==> flow/design.v <==
module segdec(input logic [3:0] in, output logic [6:0] out);
	always_comb
	begin
		case (in)
			4'b0000 :
				out = 7'b0111111;  
			4'b0001 :
				out = 7'b0000110;  
			4'b0010 :
				out = 7'b1011011;  
			4'b0011 :
				out = 7'b1001111;  
			4'b0100 :
				out = 7'b1100110;  
			4'b0101 :
				out = 7'b1101101;  
			4'b0110 :
				out = 7'b1111100;  
			4'b0111 :
				out = 7'b0000111;  
			4'b1000 :
				out = 7'b1111111;  
			4'b1001 :
				out = 7'b1100111;  
			4'b1010 :
				out = 7'b1000000;
			default :
				out = 7'b0000000;
    		endcase
	end
endmodule
module bin_to_bcd(input logic [7:0] in, output logic [3:0][6:0] disp);
logic[3:0] sign_num, units, tens, hundreds;
logic[7:0] num;
logic sign;
always_comb
begin
	sign = in[$high(in)];
	if(sign)  
		num = 0 - in;
	else
		num = in;
	hundreds = num / 100;
	num = num - (hundreds)*100;  
	tens = num / 10;
	num = num - (tens)*10;  
	units = num;
end
always_comb
	if(sign)
		sign_num = 4'hA;
	else
		sign_num = 4'hF;
segdec signdec
(
	.in(sign_num),
	.out(disp[3])
);
segdec hundreddec
(
	.in(hundreds),
	.out(disp[2])
);
segdec tendec
(
	.in(tens),
	.out(disp[1])
);
segdec unitdec
(
	.in(units),
	.out(disp[0])
);
endmodule
module debounce #(parameter int COUNT=500000) (input logic clk, signal_in, output logic signal_out);
logic prev_signal;
int unsigned cnt;
always_ff @(posedge clk)
begin
	if(prev_signal != signal_in)
	begin
		cnt <= 0;  
	end
	else if(cnt >= COUNT)
	begin
		cnt <= 0;  
		signal_out <= signal_in;
	end
	else
	begin
		cnt <= cnt +1;
	end
	prev_signal <= signal_in;
end
endmodule
module read_sm(input logic clk, reset_n, handshake, run, output logic read, done);
enum {HALT, WAIT_1, WAIT_0, DONE} state;
always_ff @(posedge clk, negedge reset_n)
begin
	if(!reset_n)
	begin
		state <= HALT;
		read <= 0;
	end
	else
	begin
		read <= 0;
		unique case(state)
			HALT : if(run) state <= WAIT_1;
			WAIT_1 :
			begin
				if(handshake)
				begin
					state <= WAIT_0;
					read <= '1;  
				end
			end
			WAIT_0 : if(!handshake) state <= DONE;
			DONE : state <= HALT;
		endcase
	end
end
always_comb
	if(state == DONE)
		done = 1;
	else
		done = 0;
endmodule
module sm(input logic clk, input logic [10-1:0] SW, input logic [8-1:0] re_res, im_res, output logic [8-1:0] LED, output logic [8-1:0] re_a, im_a, re_q, im_q);
typedef enum {REAL_A, IMAG_A, REAL_Q, IMAG_Q, DISP_REAL, DISP_IMAG} stateType;
stateType state;
logic reset_n;
logic handshake;
logic [8-1:0] data_in;
always_comb
begin
	reset_n = SW[$high(SW)];
	handshake = SW[$high(SW) -1];
	data_in =  SW[$high(SW) -2 : $low(SW)];
end
logic read_run, read_trigger, read_done;
read_sm re_sm0
(
	.clk(clk),
	.reset_n(reset_n),
	.handshake(handshake),
	.run(read_run),
	.read(read_trigger),
	.done(read_done)
);
always_comb
	read_run = (state == REAL_A) || (state == IMAG_A) || (state == REAL_Q) || (state == IMAG_Q);
always_ff @(posedge clk, negedge reset_n)
begin
	if(!reset_n)
		state <= REAL_A;
	else
	begin
		unique case(state)
			REAL_A: if(read_done) state <= IMAG_A;
			IMAG_A: if(read_done) state <= REAL_Q;
			REAL_Q: if(read_done) state <= IMAG_Q;
			IMAG_Q: if(read_done) state <= DISP_REAL;
			DISP_REAL : if(handshake == 1) state <= DISP_IMAG;
			DISP_IMAG : if(handshake == 0) state <= REAL_A;
		endcase
	end
end
always_ff @(posedge clk)
begin
	if(read_trigger)
	begin
		unique case(state)
			REAL_A: re_a <= data_in;
			IMAG_A: im_a <= data_in;
			REAL_Q: re_q <= data_in;
			IMAG_Q: im_q <= data_in;
			default: ;
		endcase
	end
end
always_comb
begin
	if(state == DISP_REAL)
		LED = re_res;
	else if(state == DISP_IMAG)
		LED = im_res;
	else
		LED = '0;
end
endmodule
module mult(input logic signed [(2*8 -1)-1:0] re_x, im_x, re_y, im_y, output logic signed [2*(2*8 -1)-1:0] re_z, im_z);
logic signed [(2*8 -1)-1:0] a,b,c,d;
always_comb
begin
	a = re_x;
	b = im_x;
	c = re_y;
	d = im_y;
end
logic signed [2*(2*8 -1)-1:0] ac, bd, ad, bc;
always_comb
begin
	ac = a*c;
	bd = b*d;
	ad = a*d;
	bc = b*c;
	re_z = ac - bd;
	im_z = ad + bc;
end
endmodule
module cmplx_mult(
input logic clk,
input logic [10-1:0] switches,
output logic [8-1:0] LED,
output logic [6:0] HEX0,
output logic [6:0] HEX1,
output logic [6:0] HEX2,
output logic [6:0] HEX3,
output logic [6:0] HEX4,
output logic [6:0] HEX5,
output logic [6:0] HEX6,
output logic [6:0] HEX7);
logic [8-1:0] re_a, im_a, re_q, im_q;
logic [8-1:0] re_res, im_res;
logic [10-1:0] SW;
always_comb
	SW[$high(SW)-2:$low(SW)] = switches[$high(switches)-2:$low(switches)];
debounce #(.COUNT(1000)) db0
(
	.clk(clk),
	.signal_in(switches[$high(switches)]),
	.signal_out(SW[$high(SW)])
);
debounce #(.COUNT(1000)) db1
(
	.clk(clk),
	.signal_in(switches[$high(switches)-1]),
	.signal_out(SW[$high(SW)-1])
);
sm sm0 (.*);
logic signed [(2*8 -1)-1:0] re_x, im_x, re_y, im_y;
logic signed [2*(2*8 -1)-1:0] re_z, im_z;
localparam INPUT_SHIFT = (2*8 -1) - 8;
localparam OUTPUT_LOW = 2*INPUT_SHIFT -1;
localparam OUTPUT_HIGH = OUTPUT_LOW + 8 -1;
always_comb
begin
	re_x = $signed(re_a);
	im_x = $signed(im_a);
	re_y = $signed(re_q) << INPUT_SHIFT;
	im_y = $signed(im_q) << INPUT_SHIFT;
	re_res = re_z[OUTPUT_HIGH : OUTPUT_LOW];
	im_res = im_z[OUTPUT_HIGH : OUTPUT_LOW];
end
mult mult0
(.*);
logic [3:0][6:0] sw_hex;
always_comb
begin
	HEX0 = ~ sw_hex[0];  
	HEX1 = ~ sw_hex[1];  
	HEX2 = ~ sw_hex[2];  
	HEX3 = ~ sw_hex[3];  
end
bin_to_bcd sw_disp
(
	.in(SW[7:0]),
	.disp(sw_hex)
);
logic [3:0][6:0] led_hex;
always_comb
begin
	HEX4 = ~ led_hex[0];  
	HEX5 = ~ led_hex[1];  
	HEX6 = ~ led_hex[2];  
	HEX7 = ~ led_hex[3];  
end
bin_to_bcd led_disp
(
	.in(LED),
	.disp(led_hex)
);
endmodule
==> flow/run.sh <==
#!/bin/bash
# the make line also repeats each setting of config.mk as NAME=value (left out here)
make -C /OpenROAD-flow-scripts/flow DESIGN_CONFIG=/design/flow/config.mk WORK_HOME=/design/flow/orfs CLKGATE_MAP_FILE= finish
==> flow/config.mk <==
export PLATFORM = sky130hd
export DESIGN_NAME = cmplx_mult
export DESIGN_NICKNAME = cmplx_mult
export VERILOG_FILES = /design/flow/design.v
export SDC_FILE = /design/flow/constraint.sdc
export NUM_CORES = 4
export LEC_CHECK = 0
export CAP_MARGIN = 20
export CORE_MARGIN = 2
export CORE_UTILIZATION = 65
export PLACE_DENSITY = 0.6
export SLEW_MARGIN = 20
==> flow/constraint.sdc <==
create_clock -name core_clock -period 15.2 [get_ports {clk}]
set_input_delay 3.0400 -clock core_clock [delete_from_list [all_inputs] [get_ports {clk}]]
set_output_delay 3.0400 -clock core_clock [all_outputs]
set_load 0.01 [all_outputs]
==> results of run 1 <==
-- final cells by class --
cell class	instances	area (sq um)
multi-input cells	1309	12700
inverters	358	1350
well taps	324	405
fillers	1662	5000
repair buffers	225	1890
flip-flops and latches	111	2620
clock buffers	9	225
clock inverters	7	83.8
-- per-layer routing --
| metal | share of wire (%) | up-vias | GRT usage, % |
|---|---|---|---|
| met4 | 3.2 | 0 | 8.85 |
| met3 | 6.1 | 77 | 4.49 |
| met5 | 0 | - | 0 |
| met2 | 47 | 375 | 49.2 |
| li1 | - | 6067 | - |
| met1 | 43 | 6258 | 40.5 |
-- per-stage QoR --
stage	setup slack (ns)	hold WS (ns)	area, sq um	utilization (%)
6_report	0.211	0.169	19200	79.4
5_1_grt	-0.253	0.224	19200	79.4
4_1_cts	0.00337	0.187	18200	75.2
3_5_place_dp	-0.304	0.194	17700	73.1
3_3_place_gp	0.0448	0.190	17700	73.1
2_1_floorplan	0.0808	0.142	16300	-
-- what timing repair did --
action | CTS | global route
cloned | 0 | 2
endpoints found under the hold margin | 0 | 0
resized | 31 | 162
endpoints found under the setup margin | 7 | 21
setup buffers | 14 | 46
pin swaps | 5 | 88
==> flow_summary.toml, run 1 <==
# synthesis and place-and-route metrics
[synth]
synth_area_leader_cell = "fa_1"
ys_sh_simple_pct = 16.7
ys_cells = 1785
area_leaders = "fa_1 (24%), ha_1 (14%), inv_1 (8.4%)"
ys_seq_share_pct = 16.3
synth_area_sq_um = 16000
synth.most_common_cell = "inv_1"
syn_area_per_cell_sq_um = 8.99
edf_count = 34
synth_top_area_share_pct = 24.5
synth_flops = 111
aoi_share_pct = 10.3
ys_warn_count = 7
flop_cell = "dfxtp_1"
ys_sh_mux_pct = 1.04
ys_area_sq_um = 16000
common_cells = "inv_1 (357), fa_1 (196), and2_1 (181), ha_1 (176), nand2_1 (108)"
syn_inst = 1785
synthArstFlopShare_pct = 9.91
xor_share_pct = 6.77
yosysUniqueCellTypes = 86
logic_family = "adder cells"
fa_ha_area_share_pct = 38.4

[clock_network]
numClockSinks = 111
clockRootBuffer = "clkbuf_16"
postCtsHoldBufs = 0
clock_latency_ns = 0.36
clk_pin_slew_ns = 0.08
clock_path_buffers = 2
numCtsBuffers = 9
cts_tree = "done"
h-tree-depth = 3

[detailed_routing]
drtPass1Iterations = 5
wl_mm = 38.9
drt_iter0_drc = 959
drc_errors = 0
wl_per_cell_um = 16.6
viasPerCell = 5.45
ant_nets = 0
num_vias = 12800
antenna_cells = 0

[setup_path]
worstSetupPathType = "flip-flop to output port"
cp.required_ns = 12.16
start_kind = "flip-flop"
rr_worst_depth = 6
cpPeakStageDelay_ns = 0.53
startpoint = "sm0.re_a[3]$_DFFE_PP_"
path_max_fanout = 7
cp.arrival_ns = 11.95
slowest_stage = "fa_1"
path_buffers = 8
cpLargestDelayFamily = "adder cells"
r2r_end = "db1.cnt[7]$_SDFF_PP0_"
r2r_setup_slack_ns = 13.42
critPathCaptureType = "output port"
r2r-start = "db1.cnt[11]$_SDFF_PP0_"
worst_path_most_repeated_cell = "ha_4"
endpoint = "HEX4[1]"
cp.depth = 56

[place]
routabilityCongestion = 0.870
portBuffers = 60
dp.final_hpwl_mm = 29.9
place_inst = 2265

[hold_path]
hold_path.class = "flip-flop to async pin"

[global_routing]
gr-total-overflow = 0
antenna_found_initial = 0
grt_max_degree = 23
grt_usage_pct = 29.6
grt_pass1_wl_mm = 61.7
grt_pass1_vias = 12800

[floorplan]
rows = 57
die_h_um = 161
num_io_pins = 75
die_x_um = 161
die_area_sq_um = 26000
fp.coreArea_sq_um = 24200
fp-utilization_pct = 66.2

[job]
cap_violations = 0
warnings = 56

[sta]
rsz0062_at_grt = "yes"
finalClockSkew_ns = 0.0146
period_used_pct = 98.6
min_period_ns = 14.99
worst_pin_slew_ns = 0.870
drv_slew = 0
setup_tns_ns = 0
relSlewSlack_pct = 41.5
finalSetupViolCount = 0
clock.fmax_ghz = 0.0667
finalHoldViolCount = 0

[cells_and_area]
finalNonFillerCells = 2343
nets = 2397
syn_to_final_growth_pct = 20.0

[run_status]
run_status = "timing/DRC/antenna clean"
==> run 2, diff against run 1 <==
- ABC_AREA: unset -> 1
- CORE_UTILIZATION: 65 -> 72
- CTS_CLUSTER_DIAMETER: unset -> 394
- CTS_CLUSTER_SIZE: unset -> 97
- PLACE_DENSITY: 0.6 -> 0.38
- SETUP_SLACK_MARGIN: unset -> 2.8
- TNS_END_PERCENT: unset -> 5
- clock period: 15.2 -> 14.1 ns (I/O delays scaled with it)
==> run 2 against run 1 <==
  * Utilization up 7.5 points
  * Sequential cell count unchanged
  * Critical path type unchanged
  * Critical path depth up 17
  * Now fails the layout checks on negative setup slack
  * Global-route usage up 6.9 points
==> flow_summary.toml, run 2 <==
# synthesis and place-and-route metrics
[run_status]
run_status = "failed layout checks"
violations = "negative setup slack"

[setup_path]
rr_worst_depth = 5
start_kind = "flip-flop"
path_max_fanout = 6
startpoint = "sm0.re_q[2]$_DFFE_PP_"
worstSetupPathType = "flip-flop to output port"
cpPeakStageDelay_ns = 0.60
critPathCaptureType = "output port"
cp.arrival_ns = 11.36
cp.depth = 73
slowest_stage = "fa_1"
endpoint = "HEX4[1]"
cpLargestDelayFamily = "adder cells"
r2r_end = "db1.cnt[3]$_SDFF_PP0_"
r2r_setup_slack_ns = 12.41
cp.required_ns = 11.28
r2r-start = "db1.cnt[20]$_SDFF_PP0_"
path_buffers = 21

[clock_network]
clk_pin_slew_ns = 0.08
clock_path_buffers = 2
postCtsHoldBufs = 0
clockRootBuffer = "clkbuf_16"
h-tree-depth = 3
numCtsBuffers = 9
numClockSinks = 111
clock_latency_ns = 0.36
cts_tree = "done"

[global_routing]
grt_pass1_wl_mm = 71.2
grt_usage_pct = 36.5
grt_pass1_vias = 15200
antenna_found_initial = 0
grt_max_degree = 22
gr-total-overflow = 0

[synth]
synth_flops = 111
synth.most_common_cell = "inv_1"
syn_inst = 2325
xor_share_pct = 3.37
synth_area_leader_cell = "fa_1"
syn_area_per_cell_sq_um = 7.26
ys_area_sq_um = 16900
ys_cells = 2325
ys_warn_count = 7
synth_area_sq_um = 16900
synthArstFlopShare_pct = 9.91
ys_sh_mux_pct = 0
common_cells = "inv_1 (676), nand2_1 (562), fa_1 (196), ha_1 (176), nand3_1 (109)"
aoi_share_pct = 5.26
flop_cell = "dfxtp_1"
ys_sh_simple_pct = 22.3
synth_top_area_share_pct = 23.2
yosysUniqueCellTypes = 53
area_leaders = "fa_1 (23%), inv_1 (15%), ha_1 (13%)"
fa_ha_area_share_pct = 36.3
ys_seq_share_pct = 15.5
edf_count = 34
logic_family = "adder cells"

[sta]
finalSetupViolCount = 7
finalHoldViolCount = 0
rsz0062_at_grt = "yes"
worst_pin_slew_ns = 0.701
drv_slew = 0
timing.final.ws_setup_ns = -0.0757
clock.fmax_ghz = 0.0705
period_used_pct = 101
relSlewSlack_pct = 53.1
min_period_ns = 14.18
finalClockSkew_ns = 0.00895

[floorplan]
die_area_sq_um = 24700
num_io_pins = 75
die_h_um = 157
fp.coreArea_sq_um = 23300
die_x_um = 157
rows = 56
fp-utilization_pct = 72.6

[detailed_routing]
viasPerCell = 5.41
wl_per_cell_um = 16.1
ant_nets = 0
num_vias = 15600
drtPass1Iterations = 8
antenna_cells = 0
drt_iter0_drc = 1405
wl_mm = 46.4
drc_errors = 0

[cells_and_area]
design_area_sq_um = 20200
syn_to_final_growth_pct = 19.8
nets = 2934
finalNonFillerCells = 2875

[place]
placed_area_sq_um = 18500
routabilityCongestion = 0.969
portBuffers = 60
dp.final_hpwl_mm = 33.0
place_inst = 2746

[job]
warnings = 58
cap_violations = 0

[hold_path]
hold_path.class = "flip-flop to async pin"
[run 2: routing by layer]
| metal | wire length (um) | vias up | GRT usage, % |
|---|---|---|---|
| met2 | 22500 | 803 | 64.5 |
| met3 | 4070 | 254 | 4.10 |
| met1 | 16800 | 7257 | 44.3 |
| li1 | - | 7242 | - |
| met4 | 2990 | 0 | 18.1 |
| met5 | 0 | - | 0 |
[run 2: final cells by class]
class / count / area, sq um
clock buffer: 10 / 250
inverter: 686 / 2590
multi-input combinational: 1519 / 12400
clock inverter: 6 / 70.1
fill: 1330 / 3050
sequential: 111 / 2620
timing repair buffer: 224 / 1910
tap: 319 / 399
[run 2: stage by stage]
| step | worst slack (ns) | hold slack [ns] | TNS (ns) | utilization [%] |
|---|---|---|---|---|
| after floorplan | 1.28 | 0.142 | 0 | - |
| after global routing | -0.457 | 0.296 | -6.20 | 86.9 |
| after detailed placement | -0.208 | 0.261 | -1.35 | 79.3 |
| after CTS | 0.457 | 0.272 | 0 | 85.1 |
| final | -0.0757 | 0.265 | -0.312 | 86.9 |
| after global placement | 0.0649 | 0.259 | 0 | 79.3 |
[run 2: what timing repair did]
| action | CTS | global route |
|---|---|---|
| gates resized | 100 | 72 |
| setup endpoints to repair | 30 | 33 |
| pin swaps | 67 | 57 |
| setup buffers | 94 | 19 |
==> run 3, diff against run 2 <==
- CORE_UTILIZATION: 72 -> 68
- CTS_CLUSTER_DIAMETER: 394 -> 227
- CTS_CLUSTER_SIZE: 97 -> unset
- PLACE_DENSITY: 0.38 -> 0.6
- SETUP_SLACK_MARGIN: 2.8 -> unset
- TNS_END_PERCENT: 5 -> unset
- clock period: 14.1 -> 16.0 ns (I/O delays scaled with it)
==> run 3 against run 2 <==
  * The run now finishes clean
  * Non-clock buffer count decreased by 86
  * Synthesized cell count did not move
  * Critical path depth down 2
  * Routed wire length decreased by 15%
  * Global-route usage fell by 5.1 points
  * Register-to-register slack improved by 1.9 ns
  * Area after synthesis unchanged
  * Largest cell class unchanged
==> flow_summary.toml, run 3 <==
# synthesis and place-and-route metrics
[setup_path]
startpoint = "sm0.re_q[7]$_DFFE_PP_"
path_buffers = 18
r2r-start = "db1.cnt[11]$_SDFF_PP0_"
worstSetupPathType = "flip-flop to output port"
endpoint = "HEX4[5]"
start_kind = "flip-flop"
cp.depth = 71
critPathCaptureType = "output port"
worst_path_most_repeated_cell = "inv_1"
rr_worst_depth = 5
cp.arrival_ns = 11.98
r2r_setup_slack_ns = 14.30
path_max_fanout = 10
cp.required_ns = 12.80
cpLargestDelayFamily = "adder cells"
r2r_end = "db1.cnt[3]$_SDFF_PP0_"
cpPeakStageDelay_ns = 0.56
slowest_stage = "fa_1"

[sta]
period_used_pct = 94.9
min_period_ns = 15.18
clock.fmax_ghz = 0.0659
setup_tns_ns = 0
finalClockSkew_ns = 0.00958
drv_slew = 0
relSlewSlack_pct = 46.7
finalSetupViolCount = 0
worst_pin_slew_ns = 0.797
finalHoldViolCount = 0

[global_routing]
grt_pass1_wl_mm = 65.9
grt_max_degree = 21
gr-total-overflow = 0
grt_pass1_vias = 14200
antenna_found_initial = 0
grt_usage_pct = 31.4

[place]
placed_area_sq_um = 18000
routabilityCongestion = 0.963
dp.final_hpwl_mm = 32.1
portBuffers = 60

[synth]
ys_area_sq_um = 16900
ys_sh_simple_pct = 22.3
yosysUniqueCellTypes = 53
synth_top_area_share_pct = 23.2
synthArstFlopShare_pct = 9.91
ys_seq_share_pct = 15.5
ys_sh_mux_pct = 0
area_leaders = "fa_1 (23%), inv_1 (15%), ha_1 (13%)"
fa_ha_area_share_pct = 36.3
xor_share_pct = 3.37
common_cells = "inv_1 (676), nand2_1 (562), fa_1 (196), ha_1 (176), nand3_1 (109)"
synth_area_leader_cell = "fa_1"
flop_cell = "dfxtp_1"
synth.most_common_cell = "inv_1"
syn_inst = 2325
syn_area_per_cell_sq_um = 7.26
ys_warn_count = 7
synth_flops = 111
logic_family = "adder cells"
aoi_share_pct = 5.26
ys_cells = 2325
synth_area_sq_um = 16900
edf_count = 34

[clock_network]
h-tree-depth = 3
clk_pin_slew_ns = 0.08
clock_path_buffers = 2
clock_latency_ns = 0.35
numClockSinks = 111
postCtsHoldBufs = 0
clockRootBuffer = "clkbuf_16"
numCtsBuffers = 9
cts_tree = "done"

[floorplan]
die_area_sq_um = 26100
rows = 57
die_x_um = 162
fp-utilization_pct = 69.4
fp.coreArea_sq_um = 24300
die_h_um = 162
num_io_pins = 75

[detailed_routing]
num_vias = 14300
drtPass1Iterations = 7
wl_mm = 39.5
ant_nets = 0
viasPerCell = 5.13
drt_iter0_drc = 1114
antenna_cells = 0
wl_per_cell_um = 14.1
drc_errors = 0

[cells_and_area]
design_area_sq_um = 18800
syn_to_final_growth_pct = 11.5
utilization_pct = 77.4
nets = 2848

[hold_path]
hold_path.class = "flip-flop to async pin"

[job]
cap_violations = 0
warnings = 55

[run_status]
run_status = "timing/DRC/antenna clean"
[run 3: stage by stage]
step | hold slack (ns) | cells | setup slack [ns]
after floorplan | 0.142 | 2381 | 1.83
after global placement | 0.236 | 2727 | 0.754
after detailed placement | 0.250 | 2727 | 0.228
after CTS | 0.250 | 2759 | 0.0532
after global routing | 0.255 | 2794 | -0.0898
final | 0.242 | 2794 | 0.815
[run 3: repair_timing]
item,4_1_cts,5_1_grt
pin swaps,0,6
gates cloned,0,0
buffers inserted,16,35
resized,3,39
endpoints found under the setup margin,7,14
[run 3: area by class of cell]
cell class | instances | area, sq um
well taps | 324 | 405
clock buffers | 9 | 225
clock inverters | 7 | 88.8
flip-flops and latches | 111 | 2620
repair buffers | 138 | 1230
fillers | 1875 | 5490
inverters | 686 | 2590
multi-input cells | 1519 | 11700
[run 3: layer usage]
layer	up-vias	wire length (um)	global-route usage, %	part of all wire [%]
met3	92	2540	3.03	6.4
met5	-	0	0	0
met4	0	1420	10.8	3.6
met2	493	19700	57.4	50
met1	6697	15800	38.6	40
li1	7054	-	-	-
==> run 4, diff against run 3 <==
- ABC_AREA: 1 -> unset
- CORE_ASPECT_RATIO: unset -> 0.87
- CORE_UTILIZATION: 68 -> 72
- CTS_CLUSTER_DIAMETER: 227 -> 380
- CTS_CLUSTER_SIZE: unset -> 15
- PLACE_DENSITY: 0.6 -> unset
- PLACE_DENSITY_LB_ADDON: unset -> 0.05
- SETUP_SLACK_MARGIN: unset -> 2.36
- SLEW_MARGIN: 20 -> 40
- clock period: 16.0 -> 8.24 ns (I/O delays scaled with it)
==> run 4 against run 3 <==
  * The run now fails in clock tree synthesis (4_1_cts)
  * Die area is 10% lower
  * Area after synthesis is 4.9% lower
  * Synthesized cell count is 23% lower
==> flow_summary.toml, run 4 <==
# implementation run metrics
[synth]
synthArstFlopShare_pct = 9.91
syn_area_per_cell_sq_um = 8.99
xor_share_pct = 6.77
edf_count = 34
flop_cell = "dfxtp_1"
ys_seq_share_pct = 16.3
ys_warn_count = 7
ys_cells = 1785
synth.most_common_cell = "inv_1"
synth_top_area_share_pct = 24.5
ys_sh_simple_pct = 16.7
area_leaders = "fa_1 (24%), ha_1 (14%), inv_1 (8.4%)"
ys_sh_mux_pct = 1.04
ys_area_sq_um = 16000
aoi_share_pct = 10.3
fa_ha_area_share_pct = 38.4
synth_flops = 111
yosysUniqueCellTypes = 86
synth_area_sq_um = 16000
common_cells = "inv_1 (357), fa_1 (196), and2_1 (181), ha_1 (176), nand2_1 (108)"
synth_area_leader_cell = "fa_1"
syn_inst = 1785
logic_family = "adder cells"

[run_status]
run_status = "stopped before the end"
stop_error = "[ERROR DPL-0038] Utilization greater than 100%, impossible to legalize"
lastStage = "clock tree synthesis (4_1_cts)"

[floorplan]
rows = 50
die_x_um = 164
die_area_sq_um = 23500
fp-utilization_pct = 73.9
die_h_um = 143
fp.coreArea_sq_um = 21700
num_io_pins = 75

[place]
preCtsSetupSlack_ns = -5.73
routabilityCongestion = 0.929
dp.final_hpwl_mm = 44.1
portBuffers = 60
[run 4: stage by stage]
step	area, sq um	hold WS [ns]	std cells	utilization [%]
after detailed placement	20500	0.193	2499	94.4
after global placement	20500	0.184	2499	94.4
after floorplan	17100	0.142	1841	-
==> run 5, diff against run 4 <==
- ABC_AREA: unset -> 1
- CAP_MARGIN: 20 -> 0
- CORE_ASPECT_RATIO: 0.87 -> unset
- CTS_CLUSTER_DIAMETER: 380 -> 106
- CTS_CLUSTER_SIZE: 15 -> unset
- GPL_TIMING_DRIVEN: unset -> 1
- MAX_ROUTING_LAYER: unset -> met4
- PLACE_DENSITY: unset -> 0.64
- PLACE_DENSITY_LB_ADDON: 0.05 -> unset
- SETUP_SLACK_MARGIN: 2.36 -> -0.8
- SLEW_MARGIN: 40 -> 20
- clock period: 8.24 -> 10.5 ns (I/O delays scaled with it)
==> run 5 against run 4 <==
  * The run fails in global routing (5_1_grt)
  * Synthesized cell count rose by 30%
  * Area after synthesis rose by 5.2%
  * Die area increased by 5.0%
==> flow_summary.toml, run 5 <==
# implementation run metrics
[run_status]
run_status = "stopped before the end"
lastStage = "global routing (5_1_grt)"
stop_error = "[ERROR GRT-0232] Routing congestion too high. Check the congestion heatmap in the GUI."

[synth]
synth_area_leader_cell = "fa_1"
syn_inst = 2325
flop_cell = "dfxtp_1"
ys_area_sq_um = 16900
ys_cells = 2325
synth_top_area_share_pct = 23.2
synth_flops = 111
xor_share_pct = 3.37
edf_count = 34
synthArstFlopShare_pct = 9.91
synth_area_sq_um = 16900
aoi_share_pct = 5.26
ys_warn_count = 7
common_cells = "inv_1 (676), nand2_1 (562), fa_1 (196), ha_1 (176), nand3_1 (109)"
logic_family = "adder cells"
ys_seq_share_pct = 15.5
area_leaders = "fa_1 (23%), inv_1 (15%), ha_1 (13%)"
synth.most_common_cell = "inv_1"
syn_area_per_cell_sq_um = 7.26
fa_ha_area_share_pct = 36.3
yosysUniqueCellTypes = 53
ys_sh_mux_pct = 0
ys_sh_simple_pct = 22.3

[clock_network]
clockRootBuffer = "clkbuf_16"
postCtsHoldBufs = 0
h-tree-depth = 3
clock_path_buffers = 2
numCtsBuffers = 9
numClockSinks = 111

[floorplan]
rows = 56
fp-utilization_pct = 72.6
num_io_pins = 75
die_area_sq_um = 24700
fp.coreArea_sq_um = 23300
die_h_um = 157
die_x_um = 157

[global_routing]
gr-total-overflow = 1988
grt_usage_pct = 97.2

[place]
portBuffers = 60
routabilityCongestion = 1.05
place_inst = 3051
dp.final_hpwl_mm = 39.2
[run 5: timing repair]
item                                    4_1_cts
setup buffers                                47
gates resized                               207
pin swaps                                    99
endpoints found under the setup margin       28
[run 5: stage by stage]
step           setup WS, ns  hold WS (ns)  TNS (ns)  instance area, sq um
3_5_place_dp          -2.83         0.257    -47.76                 20700
3_3_place_gp          -2.44         0.251    -38.96                 20700
4_1_cts               -2.35         0.277    -38.32                 21900
2_1_floorplan         -1.60         0.142    -17.89                 17500
[run 5: per-layer routing]
layer,overflow,track usage (%)
met2,1598,132
met1,14,84.0
met3,19,62.3
met4,357,112
met5,-,-
==> run 6, diff against run 5 <==
- CAP_MARGIN: 0 -> 20
- CORE_UTILIZATION: 72 -> 67
- CTS_CLUSTER_DIAMETER: 106 -> unset
- GPL_TIMING_DRIVEN: 1 -> unset
- MAX_ROUTING_LAYER: met4 -> unset
- PLACE_DENSITY: 0.64 -> unset
- SETUP_SLACK_MARGIN: -0.8 -> unset
- clock period: 10.5 -> 14.0 ns (I/O delays scaled with it)
==> run 6 against run 5 <==
  * Synthesized cell count unchanged
  * Now clean on timing, DRC and antenna
  * Area after synthesis unchanged
  * Die area rose by 7.3%
==> flow_summary.toml, run 6 <==
# synthesis and place-and-route metrics
[synth]
synth_flops = 111
edf_count = 34
syn_area_per_cell_sq_um = 7.26
ys_sh_mux_pct = 0
synth_area_leader_cell = "fa_1"
fa_ha_area_share_pct = 36.3
aoi_share_pct = 5.26
syn_inst = 2325
yosysUniqueCellTypes = 53
ys_sh_simple_pct = 22.3
flop_cell = "dfxtp_1"
ys_seq_share_pct = 15.5
area_leaders = "fa_1 (23%), inv_1 (15%), ha_1 (13%)"
ys_warn_count = 7
synth.most_common_cell = "inv_1"
logic_family = "adder cells"
ys_cells = 2325
synth_top_area_share_pct = 23.2
xor_share_pct = 3.37
ys_area_sq_um = 16900
common_cells = "inv_1 (676), nand2_1 (562), fa_1 (196), ha_1 (176), nand3_1 (109)"
synthArstFlopShare_pct = 9.91
synth_area_sq_um = 16900

[global_routing]
antenna_found_initial = 0
grt_max_degree = 24
grt_usage_pct = 31.7
gr-total-overflow = 0
grt_pass1_wl_mm = 67.0
grt_pass1_vias = 14600

[setup_path]
start_kind = "flip-flop"
worst_path_most_repeated_cell = "nand2_2"
cp.arrival_ns = 10.94
r2r_end = "db1.cnt[4]$_SDFF_PP0_"
slowest_stage = "fa_1"
path_max_fanout = 8
r2r-start = "db1.cnt[19]$_SDFF_PP0_"
endpoint = "HEX4[3]"
rr_worst_depth = 5
cp.required_ns = 11.20
critPathCaptureType = "output port"
cpLargestDelayFamily = "adder cells"
cp.depth = 66
worstSetupPathType = "flip-flop to output port"
path_buffers = 14
r2r_setup_slack_ns = 12.31
startpoint = "sm0.im_a[1]$_DFFE_PP_"
cpPeakStageDelay_ns = 0.54

[floorplan]
fp-utilization_pct = 67.6
die_h_um = 163
die_x_um = 163
fp.coreArea_sq_um = 25000
die_area_sq_um = 26500
rows = 58
num_io_pins = 75

[detailed_routing]
drtPass1Iterations = 7
viasPerCell = 5.14
antenna_cells = 0
wl_per_cell_um = 14.8
wl_mm = 42.3
ant_nets = 0
drc_errors = 0
num_vias = 14700
drt_iter0_drc = 880

[job]
cap_violations = 0
warnings = 56

[clock_network]
postCtsHoldBufs = 0
clock_path_buffers = 2
numClockSinks = 111
clockRootBuffer = "clkbuf_16"
numCtsBuffers = 9
cts_tree = "done"
clock_latency_ns = 0.36
h-tree-depth = 3
clk_pin_slew_ns = 0.09

[place]
dp.final_hpwl_mm = 33.5
routabilityCongestion = 0.934
portBuffers = 60
place_inst = 2809

[hold_path]
hold_path.class = "flip-flop to async pin"

[cells_and_area]
utilization_pct = 80.6
syn_to_final_growth_pct = 19.3
fill_cells = 1735
nets = 2910
finalNonFillerCells = 2862

[sta]
rsz0062_at_grt = "yes"
finalSetupViolCount = 0
finalClockSkew_ns = 0.0112
min_period_ns = 13.74
drv_slew = 0
clock.fmax_ghz = 0.0728
worst_pin_slew_ns = 0.651
relSlewSlack_pct = 56.4
period_used_pct = 98.1
finalHoldViolCount = 0

[run_status]
run_status = "timing/DRC/antenna clean"
## run 6: per-stage QoR
stage	area, sq um	hold WS [ns]	setup WS (ns)	TNS (ns)
finish	20100	0.233	0.263	0
CTS	19100	0.250	0.00798	0
global placement	18700	0.236	-0.00870	-0.00870
global route	20100	0.275	-0.363	-3.17
detailed placement	18700	0.258	-0.463	-2.98
floorplan	17100	0.142	0.231	0
## run 6: layout make-up
cell class              instances  area, sq um  share of cell area, %
multi-input cells            1519        12400                   61.5
flip-flops and latches        111         2620                   13.0
inverters                     686         2590                   12.9
repair buffers                200         1820                   9.02
well taps                     330          413                   2.05
clock buffers                   9          225                   1.12
clock inverters                 7         92.6                  0.460
## run 6: repair_timing
| item | 4_1_cts | 5_1_grt |
|---|---|---|
| gates resized | 27 | 203 |
| pin swaps | 7 | 100 |
| setup buffers | 5 | 34 |
| endpoints found under the setup margin | 21 | 21 |
| cloned | 0 | 1 |
## run 6: metal layers
metal | routed length, um | share of wire (%) | GRT usage (%) | vias to the layer above
met5 | 0 | 0 | 0 | -
met4 | 2170 | 5.1 | 15.1 | 0
met3 | 2150 | 5.1 | 3.21 | 119
met2 | 21300 | 50 | 57.6 | 466
met1 | 16700 | 39 | 37.6 | 6955
li1 | - | - | - | 7180
==> run 7, diff against run 6 <==
- ABC_AREA: 1 -> unset
- CORE_UTILIZATION: 67 -> 72
- CTS_CLUSTER_DIAMETER: unset -> 398
- CTS_CLUSTER_SIZE: unset -> 100
- PLACE_DENSITY: unset -> 0.38
- SETUP_SLACK_MARGIN: unset -> 1.28
- clock period: 14.0 -> 10.0 ns (I/O delays scaled with it)
==> run 7 against run 6 <==
  * The run now fails in clock tree synthesis (4_1_cts)
  * Synthesized cell count down 23%
  * Area after synthesis down 4.9%
  * Die area down 11%
==> flow_summary.toml, run 7 <==
# implementation run metrics
[place]
portBuffers = 60
dp.final_hpwl_mm = 41.6
place_inst = 2467
routabilityCongestion = 0.930
placed_area_sq_um = 20200

[floorplan]
die_h_um = 153
fp-utilization_pct = 73.5
rows = 54
die_x_um = 153
num_io_pins = 75
die_area_sq_um = 23500
fp.coreArea_sq_um = 21800

[synth]
synthArstFlopShare_pct = 9.91
synth_area_sq_um = 16000
ys_seq_share_pct = 16.3
edf_count = 34
area_leaders = "fa_1 (24%), ha_1 (14%), inv_1 (8.4%)"
xor_share_pct = 6.77
synth.most_common_cell = "inv_1"
flop_cell = "dfxtp_1"
aoi_share_pct = 10.3
ys_sh_mux_pct = 1.04
yosysUniqueCellTypes = 86
ys_cells = 1785
ys_warn_count = 7
synth_area_leader_cell = "fa_1"
synth_top_area_share_pct = 24.5
common_cells = "inv_1 (357), fa_1 (196), and2_1 (181), ha_1 (176), nand2_1 (108)"
ys_sh_simple_pct = 16.7
logic_family = "adder cells"
synth_flops = 111
syn_area_per_cell_sq_um = 8.99
fa_ha_area_share_pct = 38.4
syn_inst = 1785
ys_area_sq_um = 16000

[run_status]
run_status = "stopped before the end"
lastStage = "clock tree synthesis (4_1_cts)"
stop_error = "[ERROR DPL-0033] detailed placement checks failed during check placement."
## run 7: per-stage QoR
step	setup WS (ns)	hold WS [ns]
after global placement	-3.60	0.193
after detailed placement	-4.31	0.194
after floorplan	-3.01	0.142
==> run 8, diff against run 7 <==
- CORE_UTILIZATION: 72 -> 40
- CTS_CLUSTER_DIAMETER: 398 -> unset
- CTS_CLUSTER_SIZE: 100 -> unset
- PLACE_DENSITY: 0.38 -> 0.6
- SETUP_SLACK_MARGIN: 1.28 -> unset
- clock period: 10.0 -> 11.4 ns (I/O delays scaled with it)
==> run 8 against run 7 <==
  * The layout now fails its checks (negative setup slack)
  * Die area grew 78%
  * Synthesized cell count did not move
  * Area after synthesis unchanged
==> flow_summary.toml, run 8 <==
# synthesis and place-and-route metrics
[run_status]
run_status = "failed layout checks"
violations = "negative setup slack"

[clock_network]
clockRootBuffer = "clkbuf_16"
clock_path_buffers = 2
h-tree-depth = 3
numClockSinks = 111
clk_pin_slew_ns = 0.08
clock_latency_ns = 0.35
numCtsBuffers = 9
cts_tree = "done"
postCtsHoldBufs = 0

[setup_path]
cpLargestDelayFamily = "adder cells"
startpoint = "sm0.im_q[4]$_DFFE_PP_"
slowest_stage = "fa_1"
path_buffers = 5
r2r-start = "db1.cnt[27]$_SDFF_PP0_"
critPathCaptureType = "output port"
cp.depth = 52
worstSetupPathType = "flip-flop to output port"
cp.arrival_ns = 11.58
path_max_fanout = 6
cpPeakStageDelay_ns = 0.57
cp.required_ns = 9.12
start_kind = "flip-flop"
r2r_end = "db1.cnt[5]$_SDFF_PP0_"
rr_worst_depth = 6
endpoint = "HEX4[0]"
r2r_setup_slack_ns = 9.57

[synth]
ys_sh_simple_pct = 16.7
synth_area_sq_um = 16000
syn_inst = 1785
ys_sh_mux_pct = 1.04
synth_flops = 111
synth_area_leader_cell = "fa_1"
synth_top_area_share_pct = 24.5
ys_area_sq_um = 16000
xor_share_pct = 6.77
logic_family = "adder cells"
area_leaders = "fa_1 (24%), ha_1 (14%), inv_1 (8.4%)"
synth.most_common_cell = "inv_1"
aoi_share_pct = 10.3
flop_cell = "dfxtp_1"
syn_area_per_cell_sq_um = 8.99
ys_cells = 1785
common_cells = "inv_1 (357), fa_1 (196), and2_1 (181), ha_1 (176), nand2_1 (108)"
synthArstFlopShare_pct = 9.91
yosysUniqueCellTypes = 86
ys_warn_count = 7
edf_count = 34
ys_seq_share_pct = 16.3
fa_ha_area_share_pct = 38.4

[place]
placed_area_sq_um = 20600
place_inst = 2738
dp.final_hpwl_mm = 33.6
portBuffers = 60
routabilityCongestion = 0.863

[floorplan]
num_io_pins = 75
die_h_um = 204
fp.coreArea_sq_um = 39600
die_area_sq_um = 41700
fp-utilization_pct = 40.5
die_x_um = 204
rows = 73

[detailed_routing]
wl_per_cell_um = 14.5
drc_errors = 0
drtPass1Iterations = 5
viasPerCell = 4.74
drt_iter0_drc = 540
ant_nets = 0
wl_mm = 41.3
antenna_cells = 0
num_vias = 13500

[sta]
drv_slew = 0
relSlewSlack_pct = 64.5
worst_pin_slew_ns = 0.533
finalClockSkew_ns = 0.0135
min_period_ns = 13.86
timing.final.ws_setup_ns = -2.46
period_used_pct = 122
clock.fmax_ghz = 0.0722
finalSetupViolCount = 15
setup_tns_ns = -32.57
rsz0062_at_grt = "yes"
finalHoldViolCount = 0

[cells_and_area]
syn_to_final_growth_pct = 41.1
design_area_sq_um = 22600
nets = 2711
finalNonFillerCells = 2858

[global_routing]
grt_pass1_vias = 14500
grt_usage_pct = 20.4
grt_pass1_wl_mm = 69.2
grt_max_degree = 22
gr-total-overflow = 0
antenna_found_initial = 0

[hold_path]
hold_path.class = "flip-flop to async pin"

[job]
warnings = 56
cap_violations = 0
==> run 8: final cells by class <==
type,count,area (sq um)
clock buffer,10,239
tap,525,657
sequential,111,2620
inverter,358,1370
fill,3474,17000
timing repair buffer,539,4390
clock inverter,6,70.1
multi-input combinational,1309,13300
==> run 8: metal layers <==
metal	vias to the layer above	track usage [%]	part of all wire (%)
met4	0	4.81	1.9
met5	-	0	0
li1	6692	-	-
met1	6583	25.6	43
met2	229	37.1	51
met3	39	2.49	3.7
==> run 8: timing repair <==
action	in CTS	in global routing
setup buffers	82	31
gates cloned	0	0
pin swaps	125	98
setup endpoints to repair	28	25
endpoints found under the hold margin	0	0
gates resized	226	141
==> run 8: through the flow <==
| step | hold slack, ns | util (%) | setup slack [ns] |
|---|---|---|---|
| floorplan | 0.142 | - | -1.89 |
| global placement | 0.198 | 51.8 | -2.61 |
| detailed placement | 0.211 | 51.8 | -2.87 |
| CTS | 0.217 | 55.4 | -2.51 |
| global route | 0.234 | 57.1 | -3.00 |
| finish | 0.198 | 57.1 | -2.46 |
==> run 9, diff against run 8 <==
- ABC_AREA: unset -> 0
- CAP_MARGIN: 20 -> 25
- CORE_ASPECT_RATIO: unset -> 1.37
- CORE_MARGIN: 2 -> 9
- CORE_UTILIZATION: 40 -> 38
- GPL_TIMING_DRIVEN: unset -> 0
- MAX_ROUTING_LAYER: unset -> met5
- PLACE_DENSITY: 0.6 -> unset
- PLACE_DENSITY_LB_ADDON: unset -> 0.29
- SETUP_SLACK_MARGIN: unset -> 0.73
- TNS_END_PERCENT: unset -> 5
- clock period: 11.4 -> 15.7 ns (I/O delays scaled with it)
==> run 9 against run 8 <==
  * Now clean on timing, DRC and antenna
  * Clock skew shrank 0.0052 ns
  * Largest cell class unchanged
  * Count of clock-buffer cells in the layout shrank 1
  * Hold slack lost 0.018 ns
  * Via count shrank 6.1%
  * Die area grew 20%
  * Critical path type unchanged
==> flow_summary.toml, run 9 <==
# synthesis and place-and-route metrics
[run_status]
run_status = "timing/DRC/antenna clean"

[setup_path]
cp.arrival_ns = 12.11
worst_path_most_repeated_cell = "ha_4"
r2r_end = "db0.cnt[8]$_SDFF_PP0_"
rr_worst_depth = 6
path_buffers = 9
endpoint = "HEX4[3]"
path_max_fanout = 10
start_kind = "flip-flop"
r2r_setup_slack_ns = 13.87
critPathCaptureType = "output port"
cpLargestDelayFamily = "adder cells"
cp.required_ns = 12.56
cpPeakStageDelay_ns = 0.55
slowest_stage = "fa_1"
cp.depth = 57
startpoint = "sm0.re_a[5]$_DFFE_PP_"
worstSetupPathType = "flip-flop to output port"
r2r-start = "db0.cnt[22]$_SDFF_PP0_"

[hold_path]
hold_path.class = "flip-flop to async pin"

[synth]
logic_family = "adder cells"
syn_inst = 1785
xor_share_pct = 6.77
yosysUniqueCellTypes = 86
aoi_share_pct = 10.3
synth.most_common_cell = "inv_1"
ys_seq_share_pct = 16.3
ys_sh_simple_pct = 16.7
synth_flops = 111
synthArstFlopShare_pct = 9.91
flop_cell = "dfxtp_1"
fa_ha_area_share_pct = 38.4
synth_top_area_share_pct = 24.5
ys_cells = 1785
area_leaders = "fa_1 (24%), ha_1 (14%), inv_1 (8.4%)"
edf_count = 34
synth_area_sq_um = 16000
synth_area_leader_cell = "fa_1"
syn_area_per_cell_sq_um = 8.99
ys_warn_count = 7
ys_sh_mux_pct = 1.04
ys_area_sq_um = 16000
common_cells = "inv_1 (357), fa_1 (196), and2_1 (181), ha_1 (176), nand2_1 (108)"

[floorplan]
fp-utilization_pct = 38.7
num_io_pins = 75
rows = 87
die_h_um = 259
die_x_um = 194
fp.coreArea_sq_um = 41500
die_area_sq_um = 50000

[global_routing]
gr-total-overflow = 0
grt_usage_pct = 16.9
grt_pass1_wl_mm = 69.1
grt_max_degree = 23
grt_pass1_vias = 13600
antenna_found_initial = 0

[sta]
period_used_pct = 97.1
clock.fmax_ghz = 0.0656
drv_slew = 0
min_period_ns = 15.25
finalSetupViolCount = 0
setup_tns_ns = 0
hold_ws_ns = 0.180
worst_pin_slew_ns = 0.927
finalHoldViolCount = 0
relSlewSlack_pct = 37.2
finalClockSkew_ns = 0.00830
rsz0062_at_grt = "yes"

[detailed_routing]
viasPerCell = 4.95
antenna_cells = 0
ant_nets = 0
wl_mm = 43.1
num_vias = 12700
wl_per_cell_um = 16.8
drtPass1Iterations = 5
drc_errors = 0
drt_iter0_drc = 514

[cells_and_area]
utilization_pct = 47.4
fill_cells = 3899
nets = 2411
syn_to_final_growth_pct = 22.6
finalNonFillerCells = 2567
design_area_sq_um = 19700

[job]
warnings = 55
cap_violations = 0

[clock_network]
clk_pin_slew_ns = 0.08
clockRootBuffer = "clkbuf_16"
h-tree-depth = 3
postCtsHoldBufs = 0
numCtsBuffers = 9
clock_path_buffers = 2
clock_latency_ns = 0.35
cts_tree = "done"
numClockSinks = 111

[place]
portBuffers = 60
dp.final_hpwl_mm = 33.6
placed_area_sq_um = 17600
place_inst = 2435
routabilityCongestion = 0.942
-- run 9: through the flow --
step / setup slack [ns]
global placement: -1.43
floorplan: 0.800
global route: -0.00684
CTS: 0.493
detailed placement: -1.56
finish: 0.452
-- run 9: area by class of cell --
type	instances	area, sq um	area share, %
multi-input combinational	1309	12700	64.8
inverter	358	1350	6.87
sequential	111	2620	13.3
timing repair buffer	176	1480	7.53
buffer	63	492	2.50
clock inverter	7	88.8	0.452
tap	534	668	3.40
clock buffer	9	225	1.15
-- run 9: routing by layer --
| layer | GRT usage (%) | part of all wire (%) | wire (um) |
|---|---|---|---|
| met1 | 17.4 | 38 | 16200 |
| met2 | 33.2 | 53 | 22900 |
| met3 | 1.64 | 3.3 | 1440 |
| met4 | 8.63 | 5.9 | 2560 |
| met5 | 0 | 0 | 0 |
-- run 9: repair_timing --
item | in CTS | in global routing
pin swaps | 66 | 52
endpoints found under the setup margin | 28 | 21
gates resized | 207 | 63
setup buffers | 96 | 20
==> run 10, diff against run 9 <==
- ABC_AREA: 0 -> 1
- CAP_MARGIN: 25 -> 20
- CORE_ASPECT_RATIO: 1.37 -> unset
- CORE_MARGIN: 9 -> 2
- CORE_UTILIZATION: 38 -> 72
- CTS_CLUSTER_SIZE: unset -> 100
- GPL_TIMING_DRIVEN: 0 -> unset
- MAX_ROUTING_LAYER: met5 -> unset
- PLACE_DENSITY: unset -> 0.37
- PLACE_DENSITY_LB_ADDON: 0.29 -> unset
- SETUP_SLACK_MARGIN: 0.73 -> unset
- TNS_END_PERCENT: 5 -> 10
- clock period: 15.7 -> 13.2 ns (I/O delays scaled with it)
==> run 10 against run 9 <==
  * The flow now stops in global routing (5_1_grt)
  * Synthesized cell count up 30%
  * Die area down 51%
  * Area after synthesis up 5.2%
==> flow_summary.toml, run 10 <==
# implementation run metrics
[run_status]
lastStage = "global routing (5_1_grt)"
stop_error = "[ERROR GRT-0232] Routing congestion too high. Check the congestion heatmap in the GUI."
run_status = "stopped before the end"

[floorplan]
die_x_um = 157
fp.coreArea_sq_um = 23300
rows = 56
die_area_sq_um = 24700
die_h_um = 157
num_io_pins = 75
fp-utilization_pct = 72.6

[synth]
ys_warn_count = 7
ys_seq_share_pct = 15.5
common_cells = "inv_1 (676), nand2_1 (562), fa_1 (196), ha_1 (176), nand3_1 (109)"
syn_inst = 2325
aoi_share_pct = 5.26
synth.most_common_cell = "inv_1"
synth_top_area_share_pct = 23.2
ys_sh_mux_pct = 0
logic_family = "adder cells"
flop_cell = "dfxtp_1"
ys_sh_simple_pct = 22.3
ys_cells = 2325
synth_flops = 111
synth_area_sq_um = 16900
ys_area_sq_um = 16900
synthArstFlopShare_pct = 9.91
fa_ha_area_share_pct = 36.3
syn_area_per_cell_sq_um = 7.26
area_leaders = "fa_1 (23%), inv_1 (15%), ha_1 (13%)"
synth_area_leader_cell = "fa_1"
xor_share_pct = 3.37
yosysUniqueCellTypes = 53
edf_count = 34

[place]
preCtsSetupSlack_ns = -0.787
routabilityCongestion = 1.02
placed_area_sq_um = 19800
portBuffers = 60
dp.final_hpwl_mm = 36.4

[clock_network]
clockRootBuffer = "clkbuf_16"
numCtsBuffers = 9
h-tree-depth = 3
numClockSinks = 111
postCtsHoldBufs = 0
clock_path_buffers = 2

[global_routing]
grt_usage_pct = 72.7
gr-total-overflow = 8
==> run 10: stage by stage <==
step,hold WS [ns],std cells,TNS [ns]
floorplan,0.142,2381,0
global placement,0.238,2952,-2.55
detailed placement,0.247,2952,-8.42
CTS,0.257,3025,-0.927
==> run 10: repair_timing <==
action | CTS
resized | 167
buffers inserted | 58
endpoints found under the hold margin | 0
pin swaps | 100
gates cloned | 0
endpoints found under the setup margin | 21
==> run 10: layer usage <==
metal	track usage, %	GRT overflow
met5	37.3	0
met4	69.3	3
met3	61.3	0
met2	89.0	4
met1	70.5	1
==> run 11, diff against run 10 <==
- ABC_AREA: 1 -> unset
- CORE_MARGIN: 2 -> 4
- CORE_UTILIZATION: 72 -> 38
- CTS_CLUSTER_DIAMETER: unset -> 328
- CTS_CLUSTER_SIZE: 100 -> 98
- GPL_TIMING_DRIVEN: unset -> 1
- HOLD_SLACK_MARGIN: unset -> 0.13
- MAX_ROUTING_LAYER: unset -> met4
- PLACE_DENSITY: 0.37 -> unset
- PLACE_DENSITY_LB_ADDON: unset -> 0.06
- SETUP_SLACK_MARGIN: unset -> -0.19
- clock period: 13.2 -> 15.7 ns (I/O delays scaled with it)
==> run 11 against run 10 <==
  * The run now finishes clean
  * Die area grew 85%
  * Area after synthesis down 4.9%
  * Synthesized cell count fell by 23%
==> flow_summary.toml, run 11 <==
# synthesis and place-and-route metrics
[sta]
min_period_ns = 15.33
finalHoldViolCount = 0
finalClockSkew_ns = 0.00580
relSlewSlack_pct = 55.3
hold_ws_ns = 0.179
drv_slew = 0
clock.fmax_ghz = 0.0652
worst_pin_slew_ns = 0.664
timing.final.ws_setup_ns = 0.370
period_used_pct = 97.6
finalSetupViolCount = 0

[detailed_routing]
wl_per_cell_um = 15.6
drc_errors = 0
num_vias = 11900
wl_mm = 39.5
antenna_cells = 0
drtPass1Iterations = 5
viasPerCell = 4.72
drt_iter0_drc = 461
ant_nets = 0

[setup_path]
cp.depth = 54
r2r-start = "db1.cnt[11]$_SDFF_PP0_"
critPathCaptureType = "output port"
rr_worst_depth = 6
cpPeakStageDelay_ns = 0.54
path_buffers = 10
cpLargestDelayFamily = "adder cells"
r2r_end = "db1.cnt[2]$_SDFF_PP0_"
cp.required_ns = 12.56
cp.arrival_ns = 12.19
worstSetupPathType = "flip-flop to output port"
endpoint = "HEX4[5]"
r2r_setup_slack_ns = 13.79
slowest_stage = "fa_1"
start_kind = "flip-flop"
startpoint = "sm0.im_q[5]$_DFFE_PP_"
path_max_fanout = 9

[clock_network]
numCtsBuffers = 9
postCtsHoldBufs = 0
clock_path_buffers = 2
clock_latency_ns = 0.36
clk_pin_slew_ns = 0.07
clockRootBuffer = "clkbuf_16"
cts_tree = "done"
h-tree-depth = 3
numClockSinks = 111

[synth]
syn_inst = 1785
flop_cell = "dfxtp_1"
syn_area_per_cell_sq_um = 8.99
aoi_share_pct = 10.3
common_cells = "inv_1 (357), fa_1 (196), and2_1 (181), ha_1 (176), nand2_1 (108)"
logic_family = "adder cells"
ys_area_sq_um = 16000
area_leaders = "fa_1 (24%), ha_1 (14%), inv_1 (8.4%)"
synth_area_leader_cell = "fa_1"
synthArstFlopShare_pct = 9.91
ys_sh_mux_pct = 1.04
fa_ha_area_share_pct = 38.4
synth_area_sq_um = 16000
ys_sh_simple_pct = 16.7
synth_flops = 111
synth_top_area_share_pct = 24.5
synth.most_common_cell = "inv_1"
xor_share_pct = 6.77
edf_count = 34
ys_seq_share_pct = 16.3
yosysUniqueCellTypes = 86
ys_cells = 1785
ys_warn_count = 7

[place]
preCtsSetupSlack_ns = -0.0128
dp.final_hpwl_mm = 33.4
routabilityCongestion = 0.854
portBuffers = 60
placed_area_sq_um = 18000
place_inst = 2476

[cells_and_area]
finalNonFillerCells = 2525
fill_cells = 4127
design_area_sq_um = 18800
nets = 2364
syn_to_final_growth_pct = 17.1

[global_routing]
grt_use_met3_pct = 1.58
grt_usage_pct = 18.4
top_usage_layer = "met2"
grt_max_degree = 19
grt_pass1_wl_mm = 64.8
antenna_found_initial = 0
grt_use_met2_pct = 29.5
grt_pass1_vias = 12300
gr-total-overflow = 0
gr-usage-met1_pct = 25.7

[floorplan]
die_h_um = 213
fp-utilization_pct = 38.3
die_area_sq_um = 45600
num_io_pins = 75
rows = 75
fp.coreArea_sq_um = 41900
die_x_um = 213

[hold_path]
hold_path.class = "flip-flop to async pin"

[job]
cap_violations = 0
warnings = 53

[run_status]
run_status = "timing/DRC/antenna clean"
## run 11: area by class of cell
class	count	area (sq um)	area share, %
Sequential cell	111	2620	13.9
Tap cell	539	674	3.59
Inverter	358	1340	7.15
Clock buffer	12	256	1.37
Timing Repair Buffer	192	1650	8.79
Multi-Input combinational cell	1309	12200	65.0
Clock inverter	4	33.8	0.180
## run 11: layer usage
layer  wire, um  vias up  part of all wire (%)
met2      18200      135                    46
met4        758        0                   1.9
met1      19500     5745                    50
met5          0        -                     0
met3        973       31                   2.5
li1           -     5999                     -
## run 11: stage by stage
step	util, %	setup TNS [ns]
3_5_place_dp	43.0	-0.0222
2_1_floorplan	-	0
4_1_cts	43.8	-0.979
5_1_grt	44.9	-1.14
6_report	44.9	0
3_3_place_gp	43.0	0
## run 11: repair_timing
action,4_1_cts,5_1_grt
pin swaps,0,22
endpoints found under the setup margin,7,18
gates resized,8,69
buffers inserted,2,31
==> run 12, diff against run 11 <==
- ABC_AREA: unset -> 1
- CORE_MARGIN: 4 -> 2
- CORE_UTILIZATION: 38 -> 68
- CTS_CLUSTER_DIAMETER: 328 -> 206
- CTS_CLUSTER_SIZE: 98 -> 40
- GPL_TIMING_DRIVEN: 1 -> unset
- HOLD_SLACK_MARGIN: 0.13 -> 0.29
- MAX_ROUTING_LAYER: met4 -> unset
- PLACE_DENSITY: unset -> 0.6
- PLACE_DENSITY_LB_ADDON: 0.06 -> unset
- SETUP_SLACK_MARGIN: -0.19 -> unset
- TNS_END_PERCENT: 10 -> unset
- clock period: 15.7 -> 12.6 ns (I/O delays scaled with it)
==> run 12 against run 11 <==
  * Largest cell class unchanged
  * Area after synthesis rose by 5.2%
  * Die area fell by 43%
  * First-iteration DRC count rose to 4.9 times the previous value
  * Worst setup slack got worse by 2.2 ns
  * Now fails the layout checks on negative setup slack
  * Count of clock-buffer cells in the layout fell by 1
  * Hold slack improved by 0.24 ns
  * Synthesized cell count rose by 30%
  * Utilization rose by 46 points
  * Via count rose by 51%
==> flow_summary.toml, run 12 <==
# synthesis and place-and-route metrics
[clock_network]
numCtsBuffers = 9
clock_latency_ns = 0.36
clockRootBuffer = "clkbuf_16"
numClockSinks = 111
clock_path_buffers = 2
clk_pin_slew_ns = 0.09
h-tree-depth = 3
cts_tree = "done"

[setup_path]
start_kind = "flip-flop"
path_buffers = 22
worstSetupPathType = "flip-flop to output port"
r2r-start = "db1.cnt[11]$_SDFF_PP0_"
worst_path_most_repeated_cell = "nand2_2"
slowest_stage = "fa_1"
cp.arrival_ns = 11.93
startpoint = "sm0.im_a[7]$_DFFE_PP_"
cp.required_ns = 10.08
cpLargestDelayFamily = "adder cells"
rr_worst_depth = 5
r2r_setup_slack_ns = 10.54
endpoint = "HEX4[2]"
cpPeakStageDelay_ns = 0.63
critPathCaptureType = "output port"
cp.depth = 69
r2r_end = "db1.cnt[3]$_SDFF_PP0_"
path_max_fanout = 8

[synth]
synth_area_leader_cell = "fa_1"
yosysUniqueCellTypes = 53
ys_warn_count = 7
ys_seq_share_pct = 15.5
edf_count = 34
syn_inst = 2325
common_cells = "inv_1 (676), nand2_1 (562), fa_1 (196), ha_1 (176), nand3_1 (109)"
synth_flops = 111
fa_ha_area_share_pct = 36.3
synth_top_area_share_pct = 23.2
ys_sh_mux_pct = 0
area_leaders = "fa_1 (23%), inv_1 (15%), ha_1 (13%)"
ys_area_sq_um = 16900
synthArstFlopShare_pct = 9.91
synth_area_sq_um = 16900
logic_family = "adder cells"
aoi_share_pct = 5.26
ys_cells = 2325
xor_share_pct = 3.37
flop_cell = "dfxtp_1"
syn_area_per_cell_sq_um = 7.26
ys_sh_simple_pct = 22.3
synth.most_common_cell = "inv_1"

[place]
dp.final_hpwl_mm = 37.0
placed_area_sq_um = 20200
portBuffers = 60
routabilityCongestion = 0.937

[global_routing]
grt_pass1_wl_mm = 83.5
grt_usage_pct = 40.5
grt_pass1_vias = 17500
gr-total-overflow = 0
antenna_found_initial = 1
grt_max_degree = 20

[sta]
period_used_pct = 115
finalClockSkew_ns = 0.0172
worst_pin_slew_ns = 0.813
clock.fmax_ghz = 0.0692
finalHoldViolCount = 0
rsz0062_at_grt = "yes"
timing.final.ws_setup_ns = -1.85
drv_slew = 0
relSlewSlack_pct = 45.6
hold_ws_ns = 0.420
finalSetupViolCount = 21
min_period_ns = 14.45

[hold_path]
hold_path.class = "flip-flop to async pin"

[floorplan]
fp.coreArea_sq_um = 24300
die_area_sq_um = 26100
die_h_um = 162
rows = 57
die_x_um = 162
num_io_pins = 75
fp-utilization_pct = 69.4

[job]
warnings = 57
cap_violations = 0

[detailed_routing]
num_vias = 18000
wl_mm = 61.9
drt_iter0_drc = 2236
wl_per_cell_um = 19.9
ant_nets = 0
drtPass1Iterations = 9
drc_errors = 0
viasPerCell = 5.80

[cells_and_area]
fill_cells = 1097
design_area_sq_um = 22100
regArea_sq_um = 2620
nets = 3159
syn_to_final_growth_pct = 30.9
logic_area_sq_um = 12600

[run_status]
violations = "negative setup slack"
run_status = "failed layout checks"
-- run 12: what timing repair did --
action	4_1_cts	5_1_grt
buffers inserted	54	45
resized	166	127
endpoints found under the hold margin	9	0
endpoints found under the setup margin	21	28
cloned	1	0
pin swaps	92	81
hold buffers	1	0
-- run 12: metal layers --
metal	global-route usage, %	vias to the layer above	part of all wire, %
met3	6.55	555	12
li1	-	7686	-
met2	72.3	1405	47
met5	0	-	0.018
met1	45.0	8365	32
met4	25.3	2	10
-- run 12: stage by stage --
step	setup slack (ns)	utilization, %	TNS, ns	instances
detailed placement	-1.15	82.9	-13.69	2989
CTS	-0.604	87.8	-6.00	3060
global placement	-0.822	82.9	-7.98	2989
global route	-2.29	90.8	-30.78	3105
finish	-1.85	90.8	-22.77	3106
floorplan	0.00112	-	0	2381
-- run 12: area by class of cell --
| type | count | share of cell area, % |
|---|---|---|
| sequential | 111 | 11.9 |
| clock inverter | 5 | 0.170 |
| antenna | 1 | 0.0113 |
| clock buffer | 11 | 1.15 |
| inverter | 686 | 11.8 |
| multi-input combinational | 1520 | 56.9 |
| timing repair buffer | 448 | 16.3 |
| tap | 324 | 1.84 |
